===== flow/config.mk =====
export PLATFORM = sky130hd
export DESIGN_NAME = AXIS_FIR_v1_0
export DESIGN_NICKNAME = AXIS_FIR_v1_0
export VERILOG_FILES = /design/flow/design.v
export SDC_FILE = /design/flow/constraint.sdc
export NUM_CORES = 4
export LEC_CHECK = 0
export CAP_MARGIN = 15
export CELL_PAD_IN_SITES_GLOBAL_PLACEMENT = 0
export CORE_ASPECT_RATIO = 0.72
export CORE_MARGIN = 2
export CORE_UTILIZATION = 72
export GPL_ROUTABILITY_DRIVEN = 1
export GPL_TIMING_DRIVEN = 1
export HOLD_SLACK_MARGIN = -0.04
export SLEW_MARGIN = 40
export TNS_END_PERCENT = 65

===== flow/design.v =====
`timescale 1ns / 1ps
module FIR(
    input clk,
    input reset,
    input enable_fir,
    input signed [15:0] fir_data_in,
    output reg signed [31:0] fir_data_out 
    );
    reg signed [15:0] buff0, buff1, buff2, buff3, buff4, buff5, buff6, buff7, buff8, buff9, buff10, buff11, buff12, buff13, buff14;
    wire signed [15:0] tap0, tap1, tap2, tap3, tap4, tap5, tap6, tap7, tap8, tap9, tap10, tap11, tap12, tap13, tap14; 
    reg signed [31:0] acc0, acc1, acc2, acc3, acc4, acc5, acc6, acc7, acc8, acc9, acc10, acc11, acc12, acc13, acc14; 
    assign tap0 = 16'hfe64;
    assign tap1 = 16'hfc8a; 
    assign tap2 = 16'hfc04; 
    assign tap3 = 16'hff93; 
    assign tap4 = 16'h0883; 
    assign tap5 = 16'h14ef; 
    assign tap6 = 16'h1ff7; 
    assign tap7 = 16'h2463; 
    assign tap8 = 16'h1ff7; 
    assign tap9 = 16'h14ef;
    assign tap10 = 16'h0883; 
    assign tap11 = 16'hff93; 
    assign tap12 = 16'hfc04; 
    assign tap13 = 16'hfc8a; 
    assign tap14 = 16'hfe64;
	always @ (posedge clk)
        begin
            if(enable_fir == 1'b1)
                begin
                    buff0 <= fir_data_in;
                    acc0 <= tap0 * buff0;
                    buff1 <= buff0;  
                    acc1 <= tap1 * buff1;
                    buff2 <= buff1; 
                    acc2 <= tap2 * buff2;
                    buff3 <= buff2;     
                    acc3 <= tap3 * buff3;
                    buff4 <= buff3;  
                    acc4 <= tap4 * buff4;
                    buff5 <= buff4; 
                    acc5 <= tap5 * buff5;
                    buff6 <= buff5;  
                    acc6 <= tap6 * buff6;
                    buff7 <= buff6; 
                    acc7 <= tap7 * buff7;
                    buff8 <= buff7;  
                    acc8 <= tap8 * buff8;
                    buff9 <= buff8;     
                    acc9 <= tap9 * buff9;
                    buff10 <= buff9;   
                    acc10 <= tap10 * buff10;
                    buff11 <= buff10;    
                    acc11 <= tap11 * buff11;
                    buff12 <= buff11;    
                    acc12 <= tap12 * buff12;
                    buff13 <= buff12;  
                    acc13 <= tap13 * buff13;  
                    buff14 <= buff13;  
                    acc14 <= tap14 * buff14;  
                end
        end   
    always @ (posedge clk) 
        begin
            if (enable_fir == 1'b1)
                begin
                    fir_data_out <= acc0 + acc1 + acc2 + acc3 + acc4 + acc5 + acc6 + acc7 + acc8 + acc9 + acc10 + acc11 + acc12 + acc13 + acc14;
                end
        end 
endmodule
`timescale 1 ns / 1 ps
module AXIS_FIR_v1_0_S_AXIS #
    (
        parameter integer C_S_AXIS_TDATA_WIDTH	= 16
    )
    (
        input wire [3:0] s_axis_tkeep,
        output reg enable_fir,
        output reg [C_S_AXIS_TDATA_WIDTH-1 : 0] fir_data_in,
        input wire  S_AXIS_ACLK,
        input wire  S_AXIS_ARESETN,
        output wire  S_AXIS_TREADY,
        input wire [C_S_AXIS_TDATA_WIDTH-1 : 0] S_AXIS_TDATA,
        input wire [(C_S_AXIS_TDATA_WIDTH/8)-1 : 0] S_AXIS_TSTRB,
        input wire  S_AXIS_TLAST,
        input wire  S_AXIS_TVALID
    );
    function integer clogb2 (input integer bit_depth);
        begin
            for(clogb2=0; bit_depth>0; clogb2=clogb2+1)
                bit_depth = bit_depth >> 1;
        end
    endfunction
    localparam NUMBER_OF_INPUT_WORDS  = 8;
    localparam bit_num  = clogb2(NUMBER_OF_INPUT_WORDS-1);
    parameter [1:0] IDLE        = 1'b0,  
                    WRITE_FIFO  = 1'b1;  
    reg axis_tready;
    reg mst_exec_state; 
    genvar byte_index;   
    wire fifo_wren;
    reg fifo_full_flag;
    reg [bit_num-1:0] write_pointer;
    reg writes_done;
    assign S_AXIS_TREADY = axis_tready;
    always @ (posedge S_AXIS_ACLK) 
        begin  
            if (!S_AXIS_ARESETN) 
                begin
                  mst_exec_state <= IDLE;
                  axis_tready <= 1'b0;
                end  
            else
                case (mst_exec_state)
                    IDLE: 
                        if (S_AXIS_TVALID)
                            begin
                                mst_exec_state <= WRITE_FIFO;
                                axis_tready <= 1'b1;  
                            end
                        else
                            begin
                                mst_exec_state <= IDLE;
                                axis_tready <= 1'b0;  
                            end
                    WRITE_FIFO: 
                        if (writes_done)
                            begin
                                mst_exec_state <= IDLE;
                            end
                        else
                            begin
                                mst_exec_state <= WRITE_FIFO;
                            end
                endcase
        end
    always@(posedge S_AXIS_ACLK)
        begin
            if(!S_AXIS_ARESETN)
                begin
                    write_pointer <= 0;
                    writes_done <= 1'b0;
                end  
            else
                if (write_pointer <= NUMBER_OF_INPUT_WORDS-1)
                    begin
                        if (fifo_wren)
                            begin
                                write_pointer <= write_pointer + 1;
                                writes_done <= 1'b0;
                            end
                        if ((write_pointer == NUMBER_OF_INPUT_WORDS-1)|| S_AXIS_TLAST)
                            begin
                                writes_done <= 1'b1;
                            end
                    end  
        end
    assign fifo_wren = S_AXIS_TVALID && axis_tready;
    generate 
        for (byte_index=0; byte_index<= (C_S_AXIS_TDATA_WIDTH/8-1); byte_index=byte_index+1)
            begin:FIFO_GEN
                reg  [(C_S_AXIS_TDATA_WIDTH/4)-1:0] stream_data_fifo [0 : NUMBER_OF_INPUT_WORDS-1];
                always @ (posedge S_AXIS_ACLK)
                    begin
                        if (fifo_wren) 
                            begin
                                stream_data_fifo[write_pointer] <= S_AXIS_TDATA[(byte_index*8+7) -: 8];
                            end  
                    end  
            end		
    endgenerate
    always @ (posedge S_AXIS_ACLK)
        begin  
            if (!S_AXIS_ARESETN)
                begin 
                    enable_fir <= 1'b0;
                    fir_data_in <= 16'd0;
                end
            else if (fifo_wren)
                begin
                    enable_fir <= 1'b1;
                    fir_data_in <= S_AXIS_TDATA;
                end
            else 
                begin 
                    enable_fir <= enable_fir;
                    fir_data_in <= fir_data_in;
                end
        end  
endmodule
`timescale 1ns / 1ps
module AXIS_FIR_v1_0_M_AXIS #
    (
        parameter integer C_M_AXIS_TDATA_WIDTH	= 32,
        parameter integer C_M_START_COUNT	= 32
    )
	(
        output reg [3:0] m_axis_tkeep,
        input wire enable_fir,
        input wire [C_M_AXIS_TDATA_WIDTH-1 : 0] fir_data_out,
        input wire  M_AXIS_ACLK,
        input wire  M_AXIS_ARESETN,
        output wire  M_AXIS_TVALID,
        output wire [C_M_AXIS_TDATA_WIDTH-1 : 0] M_AXIS_TDATA,
        output wire [(C_M_AXIS_TDATA_WIDTH/8)-1 : 0] M_AXIS_TSTRB,
        output wire  M_AXIS_TLAST,
        input wire  M_AXIS_TREADY 
	);
	localparam NUMBER_OF_OUTPUT_WORDS = 8;                                               
	function integer clogb2 (input integer bit_depth);                                   
        begin                                                                              
            for(clogb2=0; bit_depth>0; clogb2=clogb2+1)                                      
                bit_depth = bit_depth >> 1;                                                    
        end                                                                                
	endfunction                                                                          
	localparam integer WAIT_COUNT_BITS = clogb2(C_M_START_COUNT-1);                      
	localparam bit_num  = clogb2(NUMBER_OF_OUTPUT_WORDS);                                
	parameter [1:0] IDLE          = 2'b00,  
	                INIT_COUNTER  = 2'b01,  
	                SEND_STREAM   = 2'b10;  
	reg [1:0] mst_exec_state;  
	reg [bit_num-1:0] read_pointer;                                                      
	reg [WAIT_COUNT_BITS-1 : 0] count;
	wire axis_tvalid;
	reg axis_tvalid_delay;
	wire axis_tlast;
	reg axis_tlast_delay;
	reg [C_M_AXIS_TDATA_WIDTH-1 : 0] stream_data_out;
	wire tx_en;
	reg tx_done;
	assign M_AXIS_TVALID = axis_tvalid_delay;
	assign M_AXIS_TDATA	 = stream_data_out;
	assign M_AXIS_TLAST	 = axis_tlast_delay;
	assign M_AXIS_TSTRB	 = {(C_M_AXIS_TDATA_WIDTH/8){1'b1}};
    always @(posedge M_AXIS_ACLK)                                             
        begin                                                                     
            if (!M_AXIS_ARESETN)                                                    
                begin                                                                 
                    mst_exec_state <= IDLE;                                             
                    count    <= 0;                                                      
                end                                                                   
            else                                                                    
                case (mst_exec_state)                                                 
                    IDLE:                                                               
                                mst_exec_state <= INIT_COUNTER;                              
                    INIT_COUNTER:                                                       
                        if (count == C_M_START_COUNT - 1)                               
                            begin                                                           
                                mst_exec_state <= SEND_STREAM;                               
                            end                                                             
                        else                                                              
                            begin                                                           
                                count <= count + 1;                                           
                                mst_exec_state <= INIT_COUNTER;                              
                            end                                                             
                    SEND_STREAM:                                                        
                        if (tx_done)                                                      
                            begin                                                           
                                mst_exec_state <= INIT_COUNTER;
                                count <= 0;                                     
                            end                                                             
                        else                                                              
                            begin                                                           
                                mst_exec_state <= SEND_STREAM;                                
                            end                                                             
                endcase                                                               
        end                                                                       
    assign axis_tvalid = (mst_exec_state != IDLE);
	assign axis_tlast = (read_pointer == NUMBER_OF_OUTPUT_WORDS-1);                                
    always @(posedge M_AXIS_ACLK)                                                                  
        begin                                                                                          
            if (!M_AXIS_ARESETN)                                                                         
                begin                                                                                      
                    axis_tvalid_delay <= 1'b0;                                                               
                    axis_tlast_delay <= 1'b0;                                                                
                end                                                                                        
            else                                                                                         
                begin                                                                                      
                    axis_tvalid_delay <= axis_tvalid;                                                        
                    axis_tlast_delay <= axis_tlast;                                                          
                end                                                                                        
        end                                                                                            
    always@(posedge M_AXIS_ACLK)                                               
        begin                                                                            
            if(!M_AXIS_ARESETN)                                                            
                begin                                                                        
                    read_pointer <= 0;                                                         
                    tx_done <= 1'b0;                                                           
                end                                                                          
            else                                                                           
            if (read_pointer <= NUMBER_OF_OUTPUT_WORDS-1)                                
                begin                                                                      
                    if (tx_en)                                                               
                        begin                                                                  
                            read_pointer <= read_pointer + 1;                                    
                            tx_done <= 1'b0;                                                     
                        end                                                                    
                end                                                                        
            else if (read_pointer == NUMBER_OF_OUTPUT_WORDS)                             
                begin                                                                      
                    tx_done <= 1'b1;   
                    read_pointer <= 0;  
                end                                                                        
        end                                                                              
	assign tx_en = M_AXIS_TREADY && axis_tvalid;   
    always @( posedge M_AXIS_ACLK )                  
        begin                                            
            if(!M_AXIS_ARESETN)                            
                begin                                        
                    stream_data_out <= 1;                      
                end                                          
            else if (tx_en) 
                begin                                        
                    stream_data_out <= fir_data_out;  
                end                                          
        end                                              
    always @ (posedge M_AXIS_ACLK)
        begin
            if (enable_fir == 1'b1 && M_AXIS_ARESETN == 1'b1)
                begin
                    m_axis_tkeep <= 4'hf;
                end
            else
                begin
                    m_axis_tkeep <= 4'h0;
                end
        end    
endmodule
`timescale 1 ns / 1 ps
module AXIS_FIR_v1_0 # 
    (
        parameter integer C_S_AXIS_TDATA_WIDTH	= 16,
        parameter integer C_M_AXIS_TDATA_WIDTH	= 32,
        parameter integer C_M_AXIS_START_COUNT	= 32
    )
    (
        input wire [3:0] s_axis_tkeep,
        output wire [3:0] m_axis_tkeep,
        input wire  s_axis_aclk,
        input wire  s_axis_aresetn,
        output wire  s_axis_tready,
        input wire [C_S_AXIS_TDATA_WIDTH-1 : 0] s_axis_tdata,
        input wire [(C_S_AXIS_TDATA_WIDTH/8)-1 : 0] s_axis_tstrb,
        input wire  s_axis_tlast,
        input wire  s_axis_tvalid,
        input wire  m_axis_aclk,
        input wire  m_axis_aresetn,
        output wire  m_axis_tvalid,
        output wire [C_M_AXIS_TDATA_WIDTH-1 : 0] m_axis_tdata,
        output wire [(C_M_AXIS_TDATA_WIDTH/8)-1 : 0] m_axis_tstrb,
        output wire  m_axis_tlast,
        input wire  m_axis_tready
    );
    wire [C_S_AXIS_TDATA_WIDTH-1 : 0] fir_data_in;
    wire [C_M_AXIS_TDATA_WIDTH-1 : 0] fir_data_out;
    wire enable_fir;
    AXIS_FIR_v1_0_S_AXIS # ( 
        .C_S_AXIS_TDATA_WIDTH(C_S_AXIS_TDATA_WIDTH)
    ) AXIS_FIR_v1_0_S_AXIS_inst (
        .s_axis_tkeep(s_axis_tkeep),
        .enable_fir(enable_fir),
        .fir_data_in(fir_data_in),
        .S_AXIS_ACLK(s_axis_aclk),
        .S_AXIS_ARESETN(s_axis_aresetn),
        .S_AXIS_TREADY(s_axis_tready),
        .S_AXIS_TDATA(s_axis_tdata),
        .S_AXIS_TSTRB(s_axis_tstrb),
        .S_AXIS_TLAST(s_axis_tlast),
        .S_AXIS_TVALID(s_axis_tvalid)
    );
    AXIS_FIR_v1_0_M_AXIS # ( 
        .C_M_AXIS_TDATA_WIDTH(C_M_AXIS_TDATA_WIDTH),
        .C_M_START_COUNT(C_M_AXIS_START_COUNT)
    ) AXIS_FIR_v1_0_M_AXIS_inst (
        .m_axis_tkeep(m_axis_tkeep),
        .enable_fir(enable_fir),
        .fir_data_out(fir_data_out),
        .M_AXIS_ACLK(s_axis_aclk),
        .M_AXIS_ARESETN(s_axis_aresetn),
        .M_AXIS_TVALID(m_axis_tvalid),
        .M_AXIS_TDATA(m_axis_tdata),
        .M_AXIS_TSTRB(m_axis_tstrb),
        .M_AXIS_TLAST(m_axis_tlast),
        .M_AXIS_TREADY(m_axis_tready)
    );
    FIR LPF_FIR_inst (
        .clk(s_axis_aclk),
        .reset(s_axis_aresetn),
        .enable_fir(enable_fir),
        .fir_data_in(fir_data_in),  
        .fir_data_out(fir_data_out)  
    );
endmodule

===== flow/run.sh =====
#!/bin/bash
# the make line also repeats each setting of config.mk as NAME=value (left out here)
make -C /OpenROAD-flow-scripts/flow DESIGN_CONFIG=/design/flow/config.mk WORK_HOME=/design/flow/orfs CLKGATE_MAP_FILE= finish

===== flow/constraint.sdc =====
create_clock -name core_clock -period 5.5 [get_ports {s_axis_aclk}]
set_input_delay 1.1000 -clock core_clock [delete_from_list [all_inputs] [get_ports {s_axis_aclk}]]
set_output_delay 1.1000 -clock core_clock [all_outputs]
set_load 0.01 [all_outputs]

==> flow_summary.yaml, run 1 <==
# generated from flow reports
run_status:
  status: "complete, but fails checks"
  so.violations: "negative setup slack"
critical_path:
  worstReg2RegEnd: "LPF_FIR_inst.acc6[30]"
  cp-endpoint: "LPF_FIR_inst.acc6[30]"
  required_ns: 5.93
  cpMostUsedCell: "fa_1"
  critPathArrivalTime_ns: 6.64
  crit_path_start_kind: "flop"
  critical_path.startpoint: "LPF_FIR_inst.buff6[6]"
  cp_num_cells: 21
  critPathMaxFanout: 4
  cp_cell_sequence: "buf_6 -> fa_1 -> inv_2 -> fa_1 -> inv_2 -> fa_1 -> fa_1 -> fa_1 -> inv_1 -> fa_1 -> inv_2 -> ha_4 -> nand3_4 -> a2111oi_4 -> a22oi_2 -> o21ai_2 -> nand4_1 -> a2111o_1 -> nor2b_4 -> o31a_1 -> xnor2_1"
  worst_setup_path_end_kind: "flop"
  cpMaxStageDelayCell: "fa_1"
  r2r-start: "LPF_FIR_inst.buff6[6]"
  critical-path-top-delay-family: "adder cells"
  reg2reg_depth: 21
  r2r_setup_slack_ns: -0.70
  slowest_delay_ns: 0.58
  crit_type: "flop to flop"
  path_buffers: 5
worst_hold_path:
  hold_path.class: "flop to flop"
  hold_depth: 0
  min_from: "AXIS_FIR_v1_0_S_AXIS_inst.fir_data_in[5]"
  min_to: "LPF_FIR_inst.buff0[5]"
clock_network:
  cts_root_buf: "clkbuf_16"
  cts_buffers: 78
  insertion_delay_ns: 0.70
  postCtsHoldBufs: 0
  cts.sinks: 717
  tritoncts: "done"
  clk_path_buf_depth: 3
  clk_pin_slew_worst_paths_ns: 0.07
  htreeDepth: 3
global_route:
  antenna_found_initial: 9
  grt_pass1_vias: 57700
  gr-usage-all-layers_pct: 37.1
  grt_max_degree: 150
  grt_first_pass_wirelength_um: 323000
  grt_overflow: 0
die:
  initCoreUtil_pct: 72.6
  fp.dieW_um: 400
  die_y_um: 289
  ios: 72
  dieArea_um2: 115000
  core_area_um2: 112000
  rows: 104
detailed_routing:
  wl_per_cell_um: 21.8
  avgViaCountPerCell: 5.77
  drc: 0
  drt_iter0_markers: 5332
  vias: 56300
  drtAntennaViolNets: 0
  first_pass_iters: 6
  wirelength_um: 213000
final_timing:
  fin_ws_ns: -0.705
  clock_skew_ns: 0.0356
  finalSetupViolCount: 54
  max_freq_mhz: 161
  fin_crit_sh_pct: 113
  tns_ns: -15.30
  relSlewSlack_pct: 44.8
  hold_viol: 0
  worstMarginPinSlew_ns: 0.817
  min_period_ns: 6.20
  timing_max_transition_violations_final: 0
  rsz0062_at_grt: "yes"
logic_synthesis:
  yosys_warnings: 3
  ys_sh_adder_pct: 47.9
  ys_sh_aoi_pct: 6.88
  synth.avg_cell_area_um2: 11.0
  yosys_cells: 7357
  netlist_area_um2: 81100
  ys_seq_share_pct: 25.7
  top_cell: "inv_1"
  yosys-dominant-comb-family: "adder cells"
  synth_flops: 717
  synth-edff-count: 647
  synth_cell_types: 77
  top_area_cell: "fa_1"
  synth-simple-area-share_pct: 4.79
  ys_sh_mux_pct: 0.535
  ys_async_sr_fraction_pct: 0
  area_leaders: "fa_1 28%, edfxtp_1 24%, ha_1 20%, inv_1 9.4%, xnor2_1 3.6%"
  synth_xor_xnor_area_share_pct: 4.58
  synth_cells: 7357
  ys_chip_area_um2: 81100
  top_cells_by_count: "2,026 x inv_1, 1,288 x ha_1, 1,137 x fa_1"
  synth_top_area_share_pct: 28.1
  flop_cell: "edfxtp_1"
placed_design:
  io_buffers: 59
  hpwl_um: 169000
  dp_slack_ns: -1.09
  gp_congestion: 1.03
flow_run:
  cap_violations: 0
  warnings: 122
finish:
  post-route-util_pct: 84.2
  nets: 10700
  area.growth.synth_to_final_pct: 16.0
==> cell type report <==
cell class,instances,area (um^2)
clock buffer,96,2090
clock inverter,46,490
timing repair buffer,815,6700
fill,6133,17700
antenna,3,7.51
tap,1484,1860
sequential,717,20800
multi-input combinational,4573,54500
inverter,2026,7600
==> metrics by stage <==
stage	instances	hold WS [ns]	cell area (um^2)
after floorplan	7360	0.408	81100
after global placement	9508	0.414	88400
after detailed placement	9511	0.413	88400
after CTS	9715	0.439	92600
after global routing	9757	0.451	94100
final	9760	0.438	94100
==> per-layer routing <==
metal	global-route usage [%]	vias to the layer above	routed length, um
li1	-	25300	-
met1	54.3	28200	89500
met2	57.0	2438	96300
met3	7.56	427	20400
met4	9.79	2	6810
met5	0	-	13
==> timing repair <==
action	4_1_cts	5_1_grt
gates cloned	0	0
resized	288	250
setup buffers	75	51
pin swaps	171	150
hold endpoints to repair	0	0
setup endpoints to repair	74	92
==> inputs of run 2 (changes only) <==
Settings changed: ABC_AREA set to 0, CELL_PAD_IN_SITES_DETAIL_PLACEMENT set to 2, CELL_PAD_IN_SITES_GLOBAL_PLACEMENT 0 to not set, CORE_ASPECT_RATIO 0.72 to not set, CORE_UTILIZATION 72 to 62, GPL_ROUTABILITY_DRIVEN 1 to not set, GPL_TIMING_DRIVEN 1 to not set, HOLD_SLACK_MARGIN -0.04 to not set, PLACE_DENSITY_LB_ADDON set to 0.2, SETUP_SLACK_MARGIN set to 0.02, SLEW_MARGIN 40 to 5, TNS_END_PERCENT 65 to not set.
Clock period 5.5 ns to 4.37 ns, I/O delays scaled along.
==> flow_summary.yaml, run 2 <==
# generated from flow reports
run_status:
  failing_step: "detailed placement"
  status: "aborted with a tool error"
  error: "Error: detail_place.tcl, 38 bad optional access"
placed_design:
  gp_congestion: 0.994
  io_buffers: 59
logic_synthesis:
  ys_chip_area_um2: 81100
  yosys_cells: 7357
  ys_async_sr_fraction_pct: 0
  yosys_warnings: 3
  synth.avg_cell_area_um2: 11.0
  top_area_cell: "fa_1"
  synth_flops: 717
  flop_cell: "edfxtp_1"
  synth-edff-count: 647
  ys_sh_mux_pct: 0.535
  ys_sh_adder_pct: 47.9
  ys_seq_share_pct: 25.7
  area_leaders: "fa_1 28%, edfxtp_1 24%, ha_1 20%, inv_1 9.4%, xnor2_1 3.6%"
  yosys-dominant-comb-family: "adder cells"
  synth-simple-area-share_pct: 4.79
  synth_xor_xnor_area_share_pct: 4.58
  netlist_area_um2: 81100
  ys_sh_aoi_pct: 6.88
  synth_cells: 7357
  synth_top_area_share_pct: 28.1
  synth_cell_types: 77
  top_cells_by_count: "2,026 x inv_1, 1,288 x ha_1, 1,137 x fa_1"
  top_cell: "inv_1"
die:
  fp.dieW_um: 366
  die_y_um: 366
  initCoreUtil_pct: 62.6
  ios: 72
  dieArea_um2: 134000
  core_area_um2: 130000
  rows: 132
[run 2: stage by stage]
step | worst slack [ns] | instances
after floorplan | -1.67 | 7360
after global placement | -1.65 | 10200
==> inputs of run 3 (changes only) <==
Settings changed: ABC_AREA 0 to not set, CAP_MARGIN 15 to 20, CELL_PAD_IN_SITES_DETAIL_PLACEMENT 2 to not set, CORE_UTILIZATION 62 to 72, CTS_CLUSTER_DIAMETER set to 400, PLACE_DENSITY set to 0.43, PLACE_DENSITY_LB_ADDON 0.2 to not set, SETUP_SLACK_MARGIN 0.02 to not set, SLEW_MARGIN 5 to 20, TNS_END_PERCENT set to 10.
Clock period 4.37 ns to 3.64 ns, I/O delays scaled along.
==> flow_summary.yaml, run 3 <==
# generated from flow reports
critical_path:
  critical-path-top-delay-family: "adder cells"
  path_buffers: 8
  r2r-start: "LPF_FIR_inst.buff6[6]"
  reg2reg_depth: 24
  critPathMaxFanout: 4
  critical_path.startpoint: "LPF_FIR_inst.buff6[6]"
  cp_cell_sequence: "buf_6 -> buf_4 -> buf_4 -> ha_1 -> inv_1 -> fa_1 -> inv_1 -> fa_1 -> inv_2 -> fa_1 -> inv_2 -> fa_1 -> fa_1 -> ha_4 -> buf_6 -> a21o_1 -> a31o_2 -> a22oi_2 -> o21ai_2 -> nand4_1 -> a2111o_1 -> nor2b_4 -> o31a_1 -> xnor2_1"
  cpMostUsedCell: "fa_1"
  crit_path_start_kind: "flop"
  cp_num_cells: 24
  worstReg2RegEnd: "LPF_FIR_inst.acc6[30]"
  critPathArrivalTime_ns: 6.79
  cpMaxStageDelayCell: "fa_1"
  r2r_setup_slack_ns: -2.69
  cp-endpoint: "LPF_FIR_inst.acc6[30]"
  slowest_delay_ns: 0.53
  crit_type: "flop to flop"
  required_ns: 4.10
  worst_setup_path_end_kind: "flop"
finish:
  area.growth.synth_to_final_pct: 25.8
  nets: 11400
  post-route-util_pct: 90.9
  fillers: 4247
clock_network:
  tritoncts: "done"
  cts_root_buf: "clkbuf_16"
  cts.sinks: 717
  clk_path_buf_depth: 3
  postCtsHoldBufs: 0
  htreeDepth: 3
  clk_pin_slew_worst_paths_ns: 0.07
  insertion_delay_ns: 0.72
  cts_buffers: 85
global_route:
  antenna_found_initial: 20
  grt_pass1_vias: 67500
  gr-usage-all-layers_pct: 42.2
  grt_first_pass_wirelength_um: 371000
  grt_overflow: 0
  grt_max_degree: 71
die:
  die_y_um: 340
  fp.dieW_um: 340
  rows: 123
  core_area_um2: 112000
  initCoreUtil_pct: 72.3
  ios: 72
  dieArea_um2: 115000
detailed_routing:
  wirelength_um: 274000
  first_pass_iters: 6
  vias: 65600
  wl_per_cell_um: 26.0
  drtAntennaViolNets: 0
  drc: 0
  drt_iter0_markers: 7104
  avgViaCountPerCell: 6.22
run_status:
  so.violations: "negative setup slack"
  status: "complete, but fails checks"
final_timing:
  fin_crit_sh_pct: 174
  timing_max_transition_violations_final: 0
  hold_viol: 0
  min_period_ns: 6.33
  rsz0062_at_grt: "yes"
  worstMarginPinSlew_ns: 0.997
  clock_skew_ns: 0.0382
  max_freq_mhz: 158
  relSlewSlack_pct: 33.5
  finalSetupViolCount: 270
  tns_ns: -329.23
  fin_ws_ns: -2.69
logic_synthesis:
  ys_chip_area_um2: 81100
  top_cells_by_count: "2,026 x inv_1, 1,288 x ha_1, 1,137 x fa_1"
  synth.avg_cell_area_um2: 11.0
  synth_flops: 717
  area_leaders: "fa_1 28%, edfxtp_1 24%, ha_1 20%, inv_1 9.4%, xnor2_1 3.6%"
  synth_top_area_share_pct: 28.1
  netlist_area_um2: 81100
  yosys_cells: 7357
  ys_sh_mux_pct: 0.535
  synth_xor_xnor_area_share_pct: 4.58
  synth-simple-area-share_pct: 4.79
  top_cell: "inv_1"
  ys_sh_adder_pct: 47.9
  yosys-dominant-comb-family: "adder cells"
  ys_seq_share_pct: 25.7
  flop_cell: "edfxtp_1"
  ys_sh_aoi_pct: 6.88
  synth_cell_types: 77
  yosys_warnings: 3
  synth_cells: 7357
  synth-edff-count: 647
  top_area_cell: "fa_1"
  ys_async_sr_fraction_pct: 0
placed_design:
  gp_congestion: 0.975
  io_buffers: 59
  hpwl_um: 181000
flow_run:
  warnings: 115
  cap_violations: 0
worst_hold_path:
  hold_path.class: "flop to flop"
  min_from: "AXIS_FIR_v1_0_S_AXIS_inst.fir_data_in[11]"
  min_to: "LPF_FIR_inst.buff0[11]"
  hold_depth: 0
-- run 3: final cells by class --
class	instances	area [um^2]	area share, %
sequential	717	20800	20.4
inverter	2026	7620	7.47
multi-input combinational	4573	56300	55.1
antenna	8	20.0	0.0196
tap	1500	1880	1.84
clock inverter	47	532	0.521
clock buffer	107	2460	2.41
timing repair buffer	1569	12400	12.2
-- run 3: metal layers --
layer | wire (um) | global-route usage (%) | vias to the layer above | share of wire [%]
met5 | 126 | 0 | - | 0.046
met1 | 91300 | 51.8 | 32100 | 33
met2 | 129000 | 70.5 | 4907 | 47
li1 | - | - | 26800 | -
met4 | 24900 | 23.6 | 20 | 9.1
met3 | 29100 | 8.11 | 1777 | 11
-- run 3: what timing repair did --
action,4_1_cts,5_1_grt
gates resized,463,388
pin swaps,235,220
setup buffers,80,48
setup endpoints to repair,268,283
-- run 3: stage by stage --
step / instance area (um^2) / setup WS, ns / hold WS (ns) / instances
4_1_cts: 99900 / -2.49 / 0.428 / 10500
5_1_grt: 102000 / -2.85 / 0.448 / 10500
3_3_place_gp: 94200 / -2.45 / 0.412 / 10300
6_report: 102000 / -2.69 / 0.429 / 10500
2_1_floorplan: 81300 / -2.42 / 0.408 / 7360
3_5_place_dp: 94200 / -2.65 / 0.413 / 10300
==> inputs of run 4 (changes only) <==
Settings changed: ABC_AREA set to 0, CELL_PAD_IN_SITES_DETAIL_PLACEMENT set to 0, CORE_UTILIZATION 72 to 27, CTS_CLUSTER_DIAMETER 400 to 197, GPL_TIMING_DRIVEN set to 0, MIN_ROUTING_LAYER set to met1, PLACE_DENSITY 0.43 to not set, PLACE_DENSITY_LB_ADDON set to 0.06, SETUP_SLACK_MARGIN set to 0.1, TNS_END_PERCENT 10 to 30.
Clock period 3.64 ns to 6.91 ns, I/O delays scaled along.
==> flow_summary.yaml, run 4 <==
# generated from flow reports
critical_path:
  crit_type: "flop to flop"
  required_ns: 7.23
  critical-path-top-delay-family: "adder cells"
  reg2reg_depth: 21
  cp_num_cells: 21
  worstReg2RegEnd: "LPF_FIR_inst.fir_data_out[31]"
  critical_path.startpoint: "LPF_FIR_inst.acc7[13]"
  r2r_setup_slack_ns: 0.18
  cpMaxStageDelayCell: "fa_2"
  path_buffers: 5
  cp_cell_sequence: "fa_2 -> inv_1 -> fa_1 -> inv_1 -> fa_1 -> fa_1 -> fa_1 -> inv_1 -> fa_1 -> inv_1 -> ha_1 -> buf_2 -> a21oi_4 -> o211ai_1 -> or2_2 -> o21ba_2 -> o221ai_4 -> o21ai_2 -> o22ai_2 -> mux2i_1 -> nand4_1"
  slowest_delay_ns: 0.70
  worst_setup_path_end_kind: "flop"
  cpMostUsedCell: "fa_1"
  critPathArrivalTime_ns: 7.05
  crit_path_start_kind: "flop"
  r2r-start: "LPF_FIR_inst.acc7[13]"
  critPathMaxFanout: 7
  cp-endpoint: "LPF_FIR_inst.fir_data_out[31]"
global_route:
  antenna_found_initial: 12
  grt_overflow: 0
  grt_pass1_vias: 54800
  grt_max_degree: 54
  grt_first_pass_wirelength_um: 351000
  gr-usage-all-layers_pct: 15.4
die:
  fp.dieW_um: 552
  dieArea_um2: 305000
  core_area_um2: 299000
  initCoreUtil_pct: 27.1
  ios: 72
  die_y_um: 552
  rows: 201
final_timing:
  hold_viol: 0
  relSlewSlack_pct: 28.0
  timing_max_transition_violations_final: 0
  worstMarginPinSlew_ns: 1.05
  max_freq_mhz: 149
  holdWs_ns: 0.431
  clock_skew_ns: 0.0668
  rsz0062_at_grt: "yes"
  min_period_ns: 6.73
  finalSetupViolCount: 0
  tns_ns: 0
  fin_ws_ns: 0.183
  fin_crit_sh_pct: 97.4
clock_network:
  cts_buffers: 100
  cts.sinks: 717
  tritoncts: "done"
  clk_pin_slew_worst_paths_ns: 0.06
  postCtsHoldBufs: 0
  htreeDepth: 3
  clk_path_buf_depth: 3
  cts_root_buf: "clkbuf_16"
  insertion_delay_ns: 0.74
flow_run:
  cap_violations: 0
  warnings: 113
detailed_routing:
  drc: 0
  wirelength_um: 231000
  first_pass_iters: 5
  drtAntennaViolNets: 0
  vias: 49600
  drt_iter0_markers: 2350
  avgViaCountPerCell: 4.24
  wl_per_cell_um: 19.7
placed_design:
  gp_congestion: 0.814
  dp_slack_ns: -0.704
  hpwl_um: 194000
  io_buffers: 58
logic_synthesis:
  ys_async_sr_fraction_pct: 0
  yosys-dominant-comb-family: "adder cells"
  yosys_warnings: 3
  synth_xor_xnor_area_share_pct: 4.58
  yosys_cells: 7357
  area_leaders: "fa_1 28%, edfxtp_1 24%, ha_1 20%, inv_1 9.4%, xnor2_1 3.6%"
  ys_sh_mux_pct: 0.535
  synth_cell_types: 77
  netlist_area_um2: 81100
  synth-simple-area-share_pct: 4.79
  synth.avg_cell_area_um2: 11.0
  synth_top_area_share_pct: 28.1
  synth-edff-count: 647
  top_area_cell: "fa_1"
  ys_sh_adder_pct: 47.9
  synth_cells: 7357
  ys_chip_area_um2: 81100
  ys_sh_aoi_pct: 6.88
  flop_cell: "edfxtp_1"
  top_cell: "inv_1"
  ys_seq_share_pct: 25.7
  top_cells_by_count: "2,026 x inv_1, 1,288 x ha_1, 1,137 x fa_1"
  synth_flops: 717
worst_hold_path:
  hold_path.class: "flop to flop"
  min_from: "AXIS_FIR_v1_0_S_AXIS_inst.fir_data_in[4]"
  min_to: "LPF_FIR_inst.buff0[4]"
  hold_depth: 0
run_status:
  status: "finished clean"
finish:
  area.growth.synth_to_final_pct: 13.0
  nets: 10100
## run 4: timing repair
action | in CTS | in global routing
endpoints found under the setup margin | 24 | 22
pin swaps | 5 | 24
setup buffers | 52 | 59
resized | 30 | 48
## run 4: per-layer routing
layer / track usage [%] / share of wire (%) / wire (um)
met3: 2.19 / 3.5 / 8070
met2: 25.4 / 47 / 108000
met5: 0 / 0 / 0
met4: 3.48 / 2.3 / 5210
met1: 21.3 / 48 / 110000
## run 4: final cells by class
cell class,count,area [um^2]
fill,31000,208000
multi-input combinational,4573,52800
sequential,717,20800
inverter,2026,7610
tap,3958,4950
clock buffer,127,2650
timing repair buffer,192,1970
clock inverter,59,669
buffer,43,199
antenna,4,10.0
## run 4: through the flow
stage,cell area (um^2),utilization [%],instances
finish,91700,30.6,11700
global route,91600,30.6,11700
CTS,91100,30.4,11600
detailed placement,87200,29.1,11400
global placement,86700,29.0,11400
floorplan,81100,-,7360
==> inputs of run 5 (changes only) <==
Settings changed: ABC_AREA 0 to not set, CELL_PAD_IN_SITES_DETAIL_PLACEMENT 0 to not set, CORE_UTILIZATION 27 to 72, CTS_CLUSTER_DIAMETER 197 to not set, GPL_TIMING_DRIVEN 0 to not set, MAX_ROUTING_LAYER set to met4, MIN_ROUTING_LAYER met1 to not set, PLACE_DENSITY_LB_ADDON 0.06 to 0.01, SETUP_SLACK_MARGIN 0.1 to 1.81, TNS_END_PERCENT 30 to not set.
Clock period 6.91 ns to 6.09 ns, I/O delays scaled along.
==> flow_summary.yaml, run 5 <==
# generated from flow reports
logic_synthesis:
  top_cell: "inv_1"
  synth-simple-area-share_pct: 4.79
  synth_cell_types: 77
  top_cells_by_count: "2,026 x inv_1, 1,288 x ha_1, 1,137 x fa_1"
  ys_async_sr_fraction_pct: 0
  netlist_area_um2: 81100
  synth-edff-count: 647
  ys_sh_adder_pct: 47.9
  ys_sh_mux_pct: 0.535
  ys_seq_share_pct: 25.7
  synth_xor_xnor_area_share_pct: 4.58
  area_leaders: "fa_1 28%, edfxtp_1 24%, ha_1 20%, inv_1 9.4%, xnor2_1 3.6%"
  top_area_cell: "fa_1"
  synth_flops: 717
  yosys_warnings: 3
  synth.avg_cell_area_um2: 11.0
  synth_cells: 7357
  yosys-dominant-comb-family: "adder cells"
  synth_top_area_share_pct: 28.1
  flop_cell: "edfxtp_1"
  yosys_cells: 7357
  ys_sh_aoi_pct: 6.88
  ys_chip_area_um2: 81100
finish:
  area.growth.synth_to_final_pct: 14.9
  nets: 10400
  final_cells: 9523
  finish.instance_area_um2: 93200
  fillers: 6135
critical_path:
  crit_path_start_kind: "flop"
  critPathArrivalTime_ns: 6.79
  required_ns: 6.50
  critical-path-top-delay-family: "adder cells"
  r2r_setup_slack_ns: -0.29
  critical_path.startpoint: "LPF_FIR_inst.buff6[6]"
  worst_setup_path_end_kind: "flop"
  r2r-start: "LPF_FIR_inst.buff6[6]"
  slowest_delay_ns: 0.53
  cpMaxStageDelayCell: "fa_1"
  reg2reg_depth: 21
  cp_num_cells: 21
  cpMostUsedCell: "fa_1"
  critPathMaxFanout: 5
  crit_type: "flop to flop"
  path_buffers: 5
  cp-endpoint: "LPF_FIR_inst.acc6[30]"
  worstReg2RegEnd: "LPF_FIR_inst.acc6[30]"
  cp_cell_sequence: "buf_6 -> fa_1 -> inv_1 -> fa_1 -> inv_1 -> fa_1 -> fa_1 -> fa_1 -> inv_1 -> fa_1 -> inv_2 -> ha_4 -> nand3_4 -> a2111oi_4 -> a22oi_2 -> o21ai_2 -> nand4_1 -> a2111o_1 -> nor2b_4 -> o31a_1 -> xnor2_1"
detailed_routing:
  drtAntennaViolNets: 0
  vias: 55200
  wirelength_um: 211000
  drc: 0
  wl_per_cell_um: 22.2
  drt_iter0_markers: 4223
  avgViaCountPerCell: 5.80
  first_pass_iters: 6
placed_design:
  place_inst: 9090
  dp_slack_ns: -0.249
  hpwl_um: 158000
  gp_congestion: 0.976
  io_buffers: 59
  dpl_cell_area_um2: 85700
final_timing:
  worstMarginPinSlew_ns: 1.11
  clock_skew_ns: 0.0275
  finalSetupViolCount: 11
  fin_crit_sh_pct: 105
  min_period_ns: 6.38
  timing_max_transition_violations_final: 0
  rsz0062_at_grt: "yes"
  relSlewSlack_pct: 26.2
  holdWs_ns: 0.432
  max_freq_mhz: 157
  fin_ws_ns: -0.285
  hold_viol: 0
clock_network:
  clk_pin_slew_worst_paths_ns: 0.07
  htreeDepth: 3
  cts_root_buf: "clkbuf_16"
  cts_buffers: 82
  cts.sinks: 717
  insertion_delay_ns: 0.68
  postCtsHoldBufs: 0
  clk_path_buf_depth: 3
  tritoncts: "done"
die:
  rows: 123
  initCoreUtil_pct: 72.3
  dieArea_um2: 115000
  fp.dieW_um: 340
  core_area_um2: 112000
  ios: 72
  die_y_um: 340
run_status:
  so.violations: "negative setup slack"
  status: "complete, but fails checks"
global_route:
  grt_overflow: 0
  antenna_found_initial: 6
  grt_first_pass_wirelength_um: 316000
  grt_pass1_vias: 57400
  gr-usage-all-layers_pct: 37.0
  grt_max_degree: 200
worst_hold_path:
  hold_path.class: "flop to flop"
  min_to: "LPF_FIR_inst.buff0[3]"
  min_from: "AXIS_FIR_v1_0_S_AXIS_inst.fir_data_in[3]"
  hold_depth: 0
flow_run:
  cap_violations: 0
  warnings: 117
-- run 5: per-stage QoR --
step,utilization (%),setup TNS [ns]
after floorplan,-,0
after global placement,76.3,-0.178
after detailed placement,76.3,-0.257
after CTS,80.8,-0.0856
after global routing,83.1,-3.06
final,83.1,-1.65
-- run 5: timing repair --
| item | CTS | global route |
|---|---|---|
| hold endpoints to repair | 0 | 0 |
| setup buffers | 160 | 118 |
| pin swaps | 177 | 242 |
| gates resized | 254 | 332 |
| endpoints found under the setup margin | 184 | 221 |
-- run 5: cell type report --
cell class / instances / area, um^2 / share of cell area (%)
clock inverter: 50 / 425 / 0.456
antenna: 5 / 12.5 / 0.0134
sequential: 717 / 20800 / 22.4
inverter: 2026 / 7620 / 8.18
tap: 1500 / 1880 / 2.01
clock buffer: 100 / 2200 / 2.36
timing repair buffer: 552 / 4690 / 5.03
multi-input combinational: 4573 / 55500 / 59.6
-- run 5: per-layer routing --
metal	wire length (um)	share of wire, %	track usage, %
met2	102000	48	59.7
met4	11900	5.6	14.1
met1	83200	39	48.2
met5	0	0	-
met3	14300	6.8	4.61
==> inputs of run 6 (changes only) <==
Settings changed: CAP_MARGIN 20 to 5, CELL_PAD_IN_SITES_GLOBAL_PLACEMENT set to 3, CORE_ASPECT_RATIO set to 1.25, CORE_MARGIN 2 to 5, CORE_UTILIZATION 72 to 40, GPL_TIMING_DRIVEN set to 0, MIN_ROUTING_LAYER set to met2, PLACE_DENSITY_LB_ADDON 0.01 to not set, SETUP_SLACK_MARGIN 1.81 to not set, SLEW_MARGIN 20 to 30.
Clock period 6.09 ns to 7.12 ns, I/O delays scaled along.
==> flow_summary.yaml, run 6 <==
# generated from flow reports
run_status:
  status: "finished clean"
die:
  core_area_um2: 201000
  ios: 72
  rows: 184
  fp.dieW_um: 413
  dieArea_um2: 212000
  initCoreUtil_pct: 40.3
  die_y_um: 513
critical_path:
  cpMaxStageDelayCell: "fa_2"
  critPathMaxFanout: 7
  reg2reg_depth: 21
  r2r_setup_slack_ns: 0.21
  critPathArrivalTime_ns: 7.24
  path_buffers: 5
  worstReg2RegEnd: "LPF_FIR_inst.fir_data_out[31]"
  slowest_delay_ns: 0.66
  crit_type: "flop to flop"
  required_ns: 7.45
  worst_setup_path_end_kind: "flop"
  r2r-start: "LPF_FIR_inst.acc6[13]"
  crit_path_start_kind: "flop"
  cp_num_cells: 21
  cp-endpoint: "LPF_FIR_inst.fir_data_out[31]"
  critical-path-top-delay-family: "adder cells"
  cpMostUsedCell: "fa_1"
  critical_path.startpoint: "LPF_FIR_inst.acc6[13]"
  cp_cell_sequence: "fa_2 -> inv_1 -> fa_1 -> inv_1 -> fa_1 -> fa_1 -> fa_1 -> inv_1 -> fa_1 -> inv_1 -> ha_1 -> clkbuf_1 -> a21oi_2 -> o211ai_1 -> or2_2 -> o21ba_2 -> o221ai_4 -> o21ai_2 -> o22ai_2 -> mux2i_1 -> nand4_1"
final_timing:
  hold_viol: 0
  clock_skew_ns: 0.0515
  timing_max_transition_violations_final: 0
  max_freq_mhz: 145
  min_period_ns: 6.91
  fin_crit_sh_pct: 97.0
  relSlewSlack_pct: 33.7
  worstMarginPinSlew_ns: 0.969
  finalSetupViolCount: 0
  holdWs_ns: 0.430
detailed_routing:
  drc: 0
  first_pass_iters: 9
  vias: 69900
  drt_iter0_markers: 9007
  drtAntennaViolNets: 0
  avgViaCountPerCell: 6.70
  wl_per_cell_um: 21.7
  wirelength_um: 227000
finish:
  fillers: 19400
  final_cells: 10400
  area.growth.synth_to_final_pct: 10.7
  nets: 10100
  finish.instance_area_um2: 89800
logic_synthesis:
  ys_sh_aoi_pct: 6.88
  synth.avg_cell_area_um2: 11.0
  area_leaders: "fa_1 28%, edfxtp_1 24%, ha_1 20%, inv_1 9.4%, xnor2_1 3.6%"
  ys_sh_adder_pct: 47.9
  synth-simple-area-share_pct: 4.79
  top_cell: "inv_1"
  top_area_cell: "fa_1"
  synth_flops: 717
  ys_seq_share_pct: 25.7
  netlist_area_um2: 81100
  synth_cell_types: 77
  yosys_cells: 7357
  synth-edff-count: 647
  top_cells_by_count: "2,026 x inv_1, 1,288 x ha_1, 1,137 x fa_1"
  synth_top_area_share_pct: 28.1
  yosys-dominant-comb-family: "adder cells"
  synth_xor_xnor_area_share_pct: 4.58
  ys_chip_area_um2: 81100
  yosys_warnings: 3
  ys_async_sr_fraction_pct: 0
  synth_cells: 7357
  flop_cell: "edfxtp_1"
  ys_sh_mux_pct: 0.535
clock_network:
  cts_buffers: 93
  cts_root_buf: "clkbuf_16"
  clk_pin_slew_worst_paths_ns: 0.06
  cts.sinks: 717
  insertion_delay_ns: 0.79
  clk_path_buf_depth: 3
  tritoncts: "done"
  htreeDepth: 3
worst_hold_path:
  hold_depth: 0
  hold_path.class: "flop to flop"
  min_from: "AXIS_FIR_v1_0_S_AXIS_inst.fir_data_in[9]"
  min_to: "LPF_FIR_inst.buff0[9]"
placed_design:
  gp_congestion: 0.970
  io_buffers: 58
  hpwl_um: 184000
  place_inst: 10100
  dpl_cell_area_um2: 85600
flow_run:
  warnings: 112
  cap_violations: 0
global_route:
  grt_overflow: 0
  grt_first_pass_wirelength_um: 342000
  antenna_found_initial: 16
  gr-usage-all-layers_pct: 33.8
  grt_pass1_vias: 82200
  grt_max_degree: 54
run 6: what timing repair did:
| item | CTS | global route |
|---|---|---|
| endpoints found under the setup margin | 11 | 16 |
| hold buffers | 0 | 0 |
| gates resized | 6 | 35 |
| buffers inserted | 22 | 49 |
| pin swaps | 1 | 6 |
run 6: final cells by class:
class / count / area (um^2) / share of cell area, %
inverters: 2026 / 7610 / 8.47
diodes: 58 / 145 / 0.162
flip-flops and latches: 717 / 20800 / 23.2
repair buffers: 153 / 1640 / 1.82
clock inverters: 65 / 925 / 1.03
well taps: 2697 / 3370 / 3.76
multi-input cells: 4573 / 52700 / 58.6
clock buffers: 107 / 2470 / 2.75
plain buffers: 40 / 176 / 0.196
run 6: routing by layer:
layer  track usage (%)  share of wire (%)  up-vias
met1                 -                  0    26400
met3              43.8                 40      986
met4              3.15                5.3        0
met2              41.1                 55    18500
met5                 -                  0        -
li1                  -                  -    24000
run 6: per-stage QoR:
| step | setup WS [ns] | setup TNS, ns | utilization (%) |
|---|---|---|---|
| floorplan | 0.610 | 0 | - |
| global placement | -1.10 | -174.15 | 42.2 |
| detailed placement | -0.623 | -3.30 | 42.5 |
| CTS | 0.00415 | 0 | 44.3 |
| global route | -0.0104 | -0.0121 | 44.6 |
| finish | 0.210 | 0 | 44.6 |
==> inputs of run 7 (changes only) <==
Settings changed: ABC_AREA set to 1, CAP_MARGIN 5 to 20, CELL_PAD_IN_SITES_GLOBAL_PLACEMENT 3 to 0, CORE_ASPECT_RATIO 1.25 to 0.72, CORE_MARGIN 5 to 2, CORE_UTILIZATION 40 to 72, GPL_ROUTABILITY_DRIVEN set to 1, GPL_TIMING_DRIVEN 0 to 1, MAX_ROUTING_LAYER met4 to not set, MIN_ROUTING_LAYER met2 to not set, PLACE_DENSITY_LB_ADDON set to 0.03, SLEW_MARGIN 30 to 20, TNS_END_PERCENT set to 65.
Clock period 7.12 ns to 5.25 ns, I/O delays scaled along.
==> flow_summary.yaml, run 7 <==
# generated from flow reports
logic_synthesis:
  top_area_cell: "fa_1"
  synth_cell_types: 50
  synth-simple-area-share_pct: 12.9
  synth-edff-count: 647
  yosys_warnings: 3
  top_cells_by_count: "2,576 x inv_1, 1,508 x nand2_1, 1,288 x ha_1"
  synth.avg_cell_area_um2: 9.23
  top_cell: "inv_1"
  area_leaders: "fa_1 26%, edfxtp_1 22%, ha_1 18%, inv_1 11%, nand2_1 6.4%"
  synth_flops: 717
  ys_sh_mux_pct: 0.0257
  ys_sh_aoi_pct: 4.64
  yosys_cells: 9506
  synth_xor_xnor_area_share_pct: 3.20
  ys_async_sr_fraction_pct: 0
  synth_top_area_share_pct: 25.9
  ys_chip_area_um2: 87800
  ys_sh_adder_pct: 44.3
  flop_cell: "edfxtp_1"
  synth_cells: 9506
  netlist_area_um2: 87800
  yosys-dominant-comb-family: "adder cells"
  ys_seq_share_pct: 23.7
critical_path:
  critical_path.startpoint: "LPF_FIR_inst.buff8[10]"
  path_buffers: 6
  critical-path-top-delay-family: "adder cells"
  cp-endpoint: "LPF_FIR_inst.acc8[27]"
  r2r-start: "LPF_FIR_inst.buff8[10]"
  critPathArrivalTime_ns: 6.27
  cpMaxStageDelayCell: "fa_2"
  cp_num_cells: 19
  crit_type: "flop to flop"
  cpMostUsedCell: "inv_2"
  required_ns: 5.68
  worst_setup_path_end_kind: "flop"
  worstReg2RegEnd: "LPF_FIR_inst.acc8[27]"
  reg2reg_depth: 19
  slowest_delay_ns: 0.64
  crit_path_start_kind: "flop"
  r2r_setup_slack_ns: -0.59
  critPathMaxFanout: 4
  cp_cell_sequence: "buf_6 -> fa_2 -> inv_2 -> fa_1 -> inv_2 -> fa_2 -> fa_2 -> fa_1 -> inv_1 -> fa_1 -> inv_2 -> ha_4 -> nand2_4 -> nor2_4 -> inv_2 -> nor3_1 -> nand2_1 -> nand4_1 -> nand2_1"
global_route:
  grt_first_pass_wirelength_um: 394000
  grt_overflow: 0
  gr-usage-all-layers_pct: 41.8
  grt_max_degree: 146
  antenna_found_initial: 15
  grt_pass1_vias: 68900
finish:
  area.growth.synth_to_final_pct: 14.1
  fillers: 6732
  nets: 12600
final_timing:
  hold_viol: 0
  min_period_ns: 5.84
  relSlewSlack_pct: 25.9
  max_freq_mhz: 171
  rsz0062_at_grt: "yes"
  timing_max_transition_violations_final: 0
  finalSetupViolCount: 55
  clock_skew_ns: 0.0786
  worstMarginPinSlew_ns: 1.11
  fin_ws_ns: -0.594
  fin_crit_sh_pct: 111
flow_run:
  cap_violations: 0
  warnings: 121
detailed_routing:
  drtAntennaViolNets: 0
  drt_iter0_markers: 9107
  drc: 0
  vias: 70700
  first_pass_iters: 9
  wirelength_um: 274000
  wl_per_cell_um: 23.2
  avgViaCountPerCell: 5.99
clock_network:
  postCtsHoldBufs: 0
  clk_path_buf_depth: 3
  clk_pin_slew_worst_paths_ns: 0.07
  cts.sinks: 717
  insertion_delay_ns: 0.75
  tritoncts: "done"
  cts_buffers: 77
  htreeDepth: 3
  cts_root_buf: "clkbuf_16"
placed_design:
  io_buffers: 59
  hpwl_um: 210000
  dp_slack_ns: -0.239
  gp_congestion: 1.05
die:
  core_area_um2: 121000
  die_y_um: 300
  initCoreUtil_pct: 72.7
  rows: 108
  fp.dieW_um: 415
  dieArea_um2: 125000
  ios: 72
run_status:
  status: "complete, but fails checks"
  so.violations: "negative setup slack"
worst_hold_path:
  min_to: "LPF_FIR_inst.buff0[6]"
  min_from: "AXIS_FIR_v1_0_S_AXIS_inst.fir_data_in[6]"
  hold_path.class: "flop to flop"
  hold_depth: 0
run 7: per-layer routing:
layer	up-vias	share of wire (%)	GRT usage, %
met5	-	0.059	0
li1	30800	-	-
met1	34000	39	60.8
met4	20	4.6	11.4
met3	1021	14	10.9
met2	4875	43	62.5
run 7: timing repair:
item,CTS,global route
setup endpoints to repair,74,102
pin swaps,40,281
buffers inserted,28,92
gates resized,167,679
run 7: area by class of cell:
type / instances / area, um^2 / area share, %
inverters: 2584 / 9710 / 9.70
diodes: 7 / 17.5 / 0.0175
flip-flops and latches: 717 / 20800 / 20.8
repair buffers: 594 / 4870 / 4.87
clock buffers: 96 / 2110 / 2.11
clock inverters: 42 / 455 / 0.455
multi-input cells: 6179 / 60100 / 60.1
well taps: 1595 / 2000 / 1.99
run 7: through the flow:
stage	hold slack (ns)	setup TNS (ns)	utilization [%]	cell area (um^2)	std cells
after global placement	0.414	-2.14	77.4	93400	11600
final	0.433	-9.60	83.0	100000	11800
after floorplan	0.409	-5.71	-	87800	9509
after global routing	0.445	-16.93	83.0	100000	11800
after CTS	0.434	-0.190	80.3	96900	11700
after detailed placement	0.420	-6.10	77.4	93400	11600
==> inputs of run 8 (changes only) <==
Settings changed: ABC_AREA 1 to not set, CAP_MARGIN 20 to 5, CELL_PAD_IN_SITES_GLOBAL_PLACEMENT 0 to 3, CORE_ASPECT_RATIO 0.72 to 0.78, CORE_MARGIN 2 to 5, CORE_UTILIZATION 72 to 40, GPL_ROUTABILITY_DRIVEN 1 to not set, GPL_TIMING_DRIVEN 1 to 0, MIN_ROUTING_LAYER set to met2, PLACE_DENSITY_LB_ADDON 0.03 to not set, SLEW_MARGIN 20 to 30, TNS_END_PERCENT 65 to not set.
Clock period 5.25 ns to 6.32 ns, I/O delays scaled along.
==> flow_summary.yaml, run 8 <==
# generated from flow reports
die:
  die_y_um: 408
  core_area_um2: 202000
  ios: 72
  rows: 146
  initCoreUtil_pct: 40.1
  dieArea_um2: 212000
  fp.dieW_um: 520
final_timing:
  min_period_ns: 6.67
  clock_skew_ns: 0.0785
  hold_viol: 0
  max_freq_mhz: 150
  timing_max_transition_violations_final: 0
  fin_ws_ns: -0.352
  worstMarginPinSlew_ns: 1.00
  fin_crit_sh_pct: 106
  rsz0062_at_grt: "yes"
  finalSetupViolCount: 4
  relSlewSlack_pct: 33.3
  holdWs_ns: 0.431
critical_path:
  critical-path-top-delay-family: "adder cells"
  slowest_delay_ns: 0.73
  critPathArrivalTime_ns: 6.99
  critical_path.startpoint: "LPF_FIR_inst.acc8[13]"
  r2r_setup_slack_ns: -0.35
  cpMaxStageDelayCell: "fa_2"
  required_ns: 6.64
  cp_num_cells: 20
  reg2reg_depth: 20
  critPathMaxFanout: 5
  crit_type: "flop to flop"
  cp-endpoint: "LPF_FIR_inst.fir_data_out[31]"
  r2r-start: "LPF_FIR_inst.acc8[13]"
  worst_setup_path_end_kind: "flop"
  cp_cell_sequence: "fa_2 -> inv_2 -> fa_2 -> inv_2 -> fa_2 -> fa_1 -> fa_1 -> inv_1 -> fa_1 -> inv_2 -> ha_4 -> a21oi_4 -> o211ai_1 -> or2_4 -> o21ba_4 -> o221ai_4 -> o21ai_4 -> o22ai_4 -> mux2i_1 -> nand4_1"
  crit_path_start_kind: "flop"
  worstReg2RegEnd: "LPF_FIR_inst.fir_data_out[31]"
  path_buffers: 4
detailed_routing:
  avgViaCountPerCell: 6.73
  wirelength_um: 234000
  wl_per_cell_um: 22.2
  drc: 0
  drtAntennaViolNets: 0
  first_pass_iters: 10
  drt_iter0_markers: 7334
  vias: 70900
logic_synthesis:
  synth_xor_xnor_area_share_pct: 4.58
  ys_sh_mux_pct: 0.535
  flop_cell: "edfxtp_1"
  synth_cells: 7357
  ys_sh_adder_pct: 47.9
  synth_flops: 717
  area_leaders: "fa_1 28%, edfxtp_1 24%, ha_1 20%, inv_1 9.4%, xnor2_1 3.6%"
  synth.avg_cell_area_um2: 11.0
  top_area_cell: "fa_1"
  yosys_warnings: 3
  ys_chip_area_um2: 81100
  synth_cell_types: 77
  top_cells_by_count: "2,026 x inv_1, 1,288 x ha_1, 1,137 x fa_1"
  top_cell: "inv_1"
  yosys-dominant-comb-family: "adder cells"
  synth-simple-area-share_pct: 4.79
  synth-edff-count: 647
  ys_async_sr_fraction_pct: 0
  ys_seq_share_pct: 25.7
  yosys_cells: 7357
  synth_top_area_share_pct: 28.1
  ys_sh_aoi_pct: 6.88
  netlist_area_um2: 81100
clock_network:
  cts_root_buf: "clkbuf_16"
  clk_pin_slew_worst_paths_ns: 0.06
  clk_path_buf_depth: 3
  insertion_delay_ns: 0.80
  cts_buffers: 89
  postCtsHoldBufs: 0
  cts.sinks: 717
  htreeDepth: 3
  tritoncts: "done"
global_route:
  grt_pass1_vias: 85600
  grt_overflow: 0
  grt_first_pass_wirelength_um: 350000
  grt_max_degree: 51
  gr-usage-all-layers_pct: 33.0
  antenna_found_initial: 24
worst_hold_path:
  hold_path.class: "flop to flop"
  min_to: "LPF_FIR_inst.buff0[2]"
  min_from: "AXIS_FIR_v1_0_S_AXIS_inst.fir_data_in[2]"
  hold_depth: 0
placed_design:
  gp_congestion: 0.948
  dp_slack_ns: -1.39
  hpwl_um: 186000
  io_buffers: 58
finish:
  nets: 10200
  fillers: 19200
  area.growth.synth_to_final_pct: 13.1
flow_run:
  warnings: 114
  cap_violations: 0
run_status:
  so.violations: "negative setup slack"
  status: "complete, but fails checks"
## run 8: cell type report
| cell class | count | area (um^2) | share of cell area (%) |
|---|---|---|---|
| diodes | 44 | 110 | 0.120 |
| plain buffers | 38 | 184 | 0.201 |
| clock buffers | 111 | 2470 | 2.69 |
| clock inverters | 56 | 616 | 0.671 |
| inverters | 2026 | 7640 | 8.33 |
| multi-input cells | 4573 | 53500 | 58.4 |
| flip-flops and latches | 717 | 20800 | 22.7 |
| well taps | 2664 | 3330 | 3.63 |
| repair buffers | 311 | 2990 | 3.26 |
## run 8: what timing repair did
action | CTS | global route
gates resized | 122 | 173
hold endpoints to repair | 0 | 0
setup endpoints to repair | 47 | 39
pin swaps | 57 | 57
setup buffers | 166 | 64
## run 8: metrics by stage
stage / TNS [ns] / instances / utilization, % / cell area [um^2]
after global placement: -780.81 / 10100 / 42.0 / 85100
after global routing: -1.18 / 10500 / 45.3 / 91700
after floorplan: 0 / 7360 / - / 81200
final: -0.637 / 10500 / 45.3 / 91700
after CTS: -0.250 / 10400 / 44.7 / 90400
after detailed placement: -22.14 / 10100 / 42.3 / 85500
## run 8: metal layers
layer  wire, um  part of all wire [%]  track usage, %  up-vias
met3     109000                    47            51.6      880
li1           -                     -               -    24300
met4       9530                   4.1            3.62       92
met2     111000                    48            34.9    19000
met1          0                     0               -    26700
met5       3520                   1.5            12.5        -
==> inputs of run 9 (changes only) <==
Settings changed: ABC_AREA set to 1, CAP_MARGIN 5 to 20, CELL_PAD_IN_SITES_GLOBAL_PLACEMENT 3 to not set, CORE_ASPECT_RATIO 0.78 to not set, CORE_MARGIN 5 to 2, CORE_UTILIZATION 40 to 72, GPL_TIMING_DRIVEN 0 to not set, MIN_ROUTING_LAYER met2 to not set, PLACE_DENSITY_LB_ADDON set to 0.02, SETUP_SLACK_MARGIN set to 1.36, SLEW_MARGIN 30 to 20.
Clock period 6.32 ns to 4.56 ns, I/O delays scaled along.
==> flow_summary.yaml, run 9 <==
# generated from flow reports
logic_synthesis:
  synth_xor_xnor_area_share_pct: 3.20
  ys_seq_share_pct: 23.7
  area_leaders: "fa_1 26%, edfxtp_1 22%, ha_1 18%, inv_1 11%, nand2_1 6.4%"
  flop_cell: "edfxtp_1"
  top_cell: "inv_1"
  ys_sh_adder_pct: 44.3
  synth_cells: 9506
  synth-edff-count: 647
  synth_top_area_share_pct: 25.9
  top_cells_by_count: "2,576 x inv_1, 1,508 x nand2_1, 1,288 x ha_1"
  yosys_cells: 9506
  synth-simple-area-share_pct: 12.9
  synth.avg_cell_area_um2: 9.23
  netlist_area_um2: 87800
  yosys-dominant-comb-family: "adder cells"
  top_area_cell: "fa_1"
  yosys_warnings: 3
  ys_chip_area_um2: 87800
  ys_sh_mux_pct: 0.0257
  synth_cell_types: 50
  ys_sh_aoi_pct: 4.64
  synth_flops: 717
  ys_async_sr_fraction_pct: 0
global_route:
  gr-usage-all-layers_pct: 83.5
  grt_overflow: 1244
run_status:
  status: "aborted with a tool error"
  error: "[ERROR GRT-0232] Routing congestion too high. Check the congestion heatmap in the GUI."
  failing_step: "global routing"
clock_network:
  htreeDepth: 3
  clk_path_buf_depth: 3
  postCtsHoldBufs: 0
  cts.sinks: 717
  cts_buffers: 82
  cts_root_buf: "clkbuf_16"
die:
  rows: 128
  ios: 72
  fp.dieW_um: 353
  initCoreUtil_pct: 72.3
  die_y_um: 353
  dieArea_um2: 125000
  core_area_um2: 121000
placed_design:
  hpwl_um: 214000
  gp_congestion: 1.02
  dpl_cell_area_um2: 96500
  dp_slack_ns: -1.16
  io_buffers: 59
==> run 9: what timing repair did <==
item                                    in CTS
gates resized                             1144
endpoints found under the setup margin     299
buffers inserted                           145
pin swaps                                  569
==> run 9: per-stage QoR <==
stage / utilization [%] / TNS [ns] / std cells
after floorplan: - / -413.43 / 9509
after detailed placement: 79.5 / -68.16 / 11800
after CTS: 86.6 / -52.93 / 12100
after global placement: 79.5 / -57.35 / 11800
==> run 9: per-layer routing <==
layer | track usage [%] | overflow
met5 | 56.6 | 11
met3 | 73.7 | 135
met1 | 84.0 | 143
met4 | 78.1 | 398
met2 | 95.7 | 557
